## Cinema
module Cinema(input [17:0]SW, input clk, input rst, output reg [17:0]LEDR , input [3:0]KEY, output [7:0]HEX0,
			  output [7:0]HEX4, output [7:0]HEX5, output [7:0]HEX6, output [7:0]HEX7, output [7:0]HEX1, output [7:0]HEX2, output [7:0]HEX3);
make LEC_CHECK=0 CAP_MARGIN=20 CORE_MARGIN=6 CORE_UTILIZATION=40 CTS_CLUSTER_DIAMETER=272 CTS_CLUSTER_SIZE=12 HOLD_SLACK_MARGIN=0.26 PLACE_DENSITY_LB_ADDON=0.06 SLEW_MARGIN=20 finish   # period 20.0 ns
run.sh (not shown) runs the stock make flow with config.mk's settings and CLKGATE_MAP_FILE=.
Rerun with:
CORE_MARGIN = 2   (was 6)
CORE_UTILIZATION = 43   (was 40)
CTS_CLUSTER_DIAMETER = unset   (was 272)
CTS_CLUSTER_SIZE = unset   (was 12)
HOLD_SLACK_MARGIN = unset   (was 0.26)
PLACE_DENSITY_LB_ADDON = unset   (was 0.06)
clock period = 14.2 ns   (was 20.0 ns; I/O delays follow)
Result: This time the run produced a layout that fails on setup timing. Non-clock buffer count rose by 149. Wire length goes down by 1.5%. Global-route usage is higher by 2.7 points. Core utilization increases by 7.8 points. Final area grows by 10%. Worst hold slack got worse by 7.6 ps. Register-to-register slack gets worse by 5400 ps.
Rerun with:
ABC_AREA = 1   (was unset)
CORE_UTILIZATION = 62   (was 43)
CTS_CLUSTER_SIZE = 98   (was unset)
clock period = 10.8 ns   (was 14.2 ns; I/O delays follow)
The new run finished but fails on setup timing.
Clock skew is about the same.
Clock-buffer cell count rises by 1.
Routed wire length falls by a few percent.
Non-clock buffer count falls by 2.
Final area falls by a few percent.
Rerun with:
CORE_UTILIZATION = 72   (was 62)
CTS_CLUSTER_DIAMETER = 371   (was unset)
TNS_END_PERCENT = 5   (was unset)
The new run ended with an error in global routing.
Synthesized cell count is unchanged.
Die area fell by 14%.
Synthesized area does not change.
Rerun with:
CTS_CLUSTER_DIAMETER = 201   (was 371)
CTS_CLUSTER_SIZE = unset   (was 98)
PLACE_DENSITY_LB_ADDON = 0.01   (was unset)
clock period = 14.3 ns   (was 10.8 ns; I/O delays follow)
What happened:
- The changed run failed in global routing on GRT-0232
- area after synthesis stays the same
- die size does not change
- synthesized cell count is unchanged
Rerun with:
CTS_CLUSTER_DIAMETER = unset   (was 201)
CTS_CLUSTER_SIZE = 72   (was unset)
SETUP_SLACK_MARGIN = 3.27   (was unset)
TNS_END_PERCENT = unset   (was 5)
clock period = 11.6 ns   (was 14.3 ns; I/O delays follow)
The changed run failed in global routing.
Synthesized area stays the same.
Die area does not change.
Synthesized cell count is unchanged.

## build 18
Starting RTL as in the previous note.
Settings: LEC_CHECK=0, ABC_AREA=0, CAP_MARGIN=0, CELL_PAD_IN_SITES_GLOBAL_PLACEMENT=0, CORE_MARGIN=2, CORE_UTILIZATION=72, CTS_CLUSTER_DIAMETER=52, HOLD_SLACK_MARGIN=-0.08, MAX_ROUTING_LAYER=met4, PLACE_DENSITY=0.35, SETUP_SLACK_MARGIN=3.99, SLEW_MARGIN=20, TNS_END_PERCENT=80; clock period 13.6 ns.
Although build 18 finished all stages, its layout failed final checks on setup timing.
Modified inputs, build 46 compared to build 18
Settings: CORE_ASPECT_RATIO newly set to 1.31; TNS_END_PERCENT changed from 80 to 90; SETUP_SLACK_MARGIN changed from 3.99 to 3.4; PLACE_DENSITY changed from 0.35 to 0.49; HOLD_SLACK_MARGIN changed from -0.08 to 0.03; CTS_CLUSTER_SIZE newly set to 32; CTS_CLUSTER_DIAMETER changed from 52 to 134; CELL_PAD_IN_SITES_GLOBAL_PLACEMENT changed from 0 to 1; GPL_ROUTABILITY_DRIVEN newly set to 0; ABC_AREA changed from 0 to 1; MIN_ROUTING_LAYER newly set to met2; CORE_UTILIZATION changed from 72 to 26; CELL_PAD_IN_SITES_DETAIL_PLACEMENT newly set to 1.
### Flow results
- Build 46 ran in full, but the layout does not pass; the checks complain about setup timing.
- Post-placement cell count of build 46 exceeds that of build 18 by more than a quarter.
- The lower post-place instance area of build 46 and build 18 is in build 18.
- Taking build 18 as the reference, in build 46 routed length on met2 has increased; worst-case reg-to-reg path depth grew by about 57%.
- Of build 46 and build 18, the higher portion of the layout cell area used by clock cells belongs to build 18.
- Build 46 against build 18: actual slew at the worst max-slew pin shows a reduction of 0.10 ns, maximum number of pins on one net before global-route repair shows an increase of 16.
- Layout buffer count excluding clock buffers up 19% in build 46 wrt build 18
- Build 46 ended up with a higher via count than build 18 did.
#### Input delta (build 11 over build 46)
Settings: removing CTS_CLUSTER_SIZE (formerly 32); removing CELL_PAD_IN_SITES_DETAIL_PLACEMENT (formerly 1); removing PLACE_DENSITY (formerly 0.49); changing TNS_END_PERCENT from 90 to 95; changing ABC_AREA from 1 to 0.
## What came out
The flow completed for build 11, but it is not clean: the layout still shows setup timing.
Looking at worst setup slack for register-to-register paths across build 11 and build 46, the one that comes out higher is build 46.
Comparing build 11 and build 46, the higher worst setup margin is on build 46.
~same area taken by flip-flops and latches in build 11 and build 46
Compared with build 46, build 11 shows a lower synthesis-to-layout area growth.
Looking at clock insertion delay at the later pin of the skew report, build 11 sits 0.03 ns above build 46.

Setup of lagoon:
Cinema again, from the RTL that the note above started with.
export LEC_CHECK = 0
export ABC_AREA = 1
export CAP_MARGIN = 10
export CORE_MARGIN = 2
export CORE_UTILIZATION = 72
export CTS_CLUSTER_DIAMETER = 383
export CTS_CLUSTER_SIZE = 72
export HOLD_SLACK_MARGIN = 0.3
export SETUP_SLACK_MARGIN = -0.56
export SLEW_MARGIN = 20
create_clock -name core_clock -period 11.0 [get_ports {clk}]
lagoon | ERROR | global routing
What quartz does differently from lagoon at the input level:
Settings: CAP_MARGIN changed from 10 to 20; SETUP_SLACK_MARGIN changed from -0.56 to -0.8; CTS_CLUSTER_SIZE removed (was 72); HOLD_SLACK_MARGIN removed (was 0.3); ABC_AREA removed (was 1); CTS_CLUSTER_DIAMETER changed from 383 to 91; the clock period (ns, I/O delays scaled along) changed from 11.0 to 14.4.
## What came out
The flow for quartz finished, though final verification flagged negative setup slack. Cmp quartz vs lagoon: area fraction in mux cells higher in quartz. quartz does worse than lagoon on die size. In quartz relative to lagoon, synthesized cell count had gone down by a little under 10%. quartz ends up with a post-synthesis instance area that is 480 µm² higher than in lagoon. Compared to lagoon, quartz has post-CTS setup-driven buffer insertion count 39 lower. Measured against lagoon, the global placer's final weighted congestion of quartz comes out at 1.05 times the reference value. The sequential share of the synthesized area of quartz falls short of that of lagoon by 0.58 points. Compared with lagoon, quartz shows a lower share of synthesized cell area in and, or, nand and nor gates.
What yarrow does differently from quartz at the input level:
Settings: a change of CAP_MARGIN from 20 to 15; an added CTS_CLUSTER_SIZE of 72; an added ABC_AREA of 1; a change of the clock period (ns, I/O delays scaled along) from 14.4 to 11.2.
Findings:
- What ended yarrow was a tool error in global routing; the run never finished.
- Per the comparison of yarrow with quartz, complex-gate fraction of the synthesized area saw a decrease; number of distinct library cell variants in the gate-level netlist after synthesis saw a decrease; die height saw a decrease; count of instantiated cells in the yosys netlist saw an increase.
- yarrow -> quartz: number of CTS-inserted buffers delta 0, exact match
- Lower die area among yarrow and quartz: yarrow
- Number of setup buffers added after CTS (quartz / yarrow): 0.25
- Relative to quartz, the overall die width measured on yarrow has decreased slightly.
- Against quartz, yarrow reports a number of gates given a new drive strength after cts that is higher.
- yarrow ended with less area figure in the yosys stat output than quartz.
- In the tables for yarrow and quartz, proportion of synthesized area in mux cells reads higher with quartz.
--- input diff yarrow..xenon ---
Settings: a deleted CTS_CLUSTER_SIZE that had been 72; a deleted ABC_AREA that had been 1; an added PLACE_DENSITY_LB_ADDON of 0.01; a deleted CTS_CLUSTER_DIAMETER that had been 91; a change of CAP_MARGIN from 15 to 20; a deleted SETUP_SLACK_MARGIN that had been -0.8; a change of the clock period (ns, I/O delays scaled along) from 11.2 to 14.3.
## What came out
In xenon the implementation ran to completion but is not tape-out ready, as the final checks report negative setup slack.
Compared with yarrow, in xenon global placer's final weighted congestion rose 5.8%, Yosys chip area +about 2.8%, average footprint of a synthesized cell went up 0.94 µm².
yarrow -> xenon: quantity of gates resized following cts decreased by more than a quarter
Against yarrow, xenon reports a cell row count that is higher.
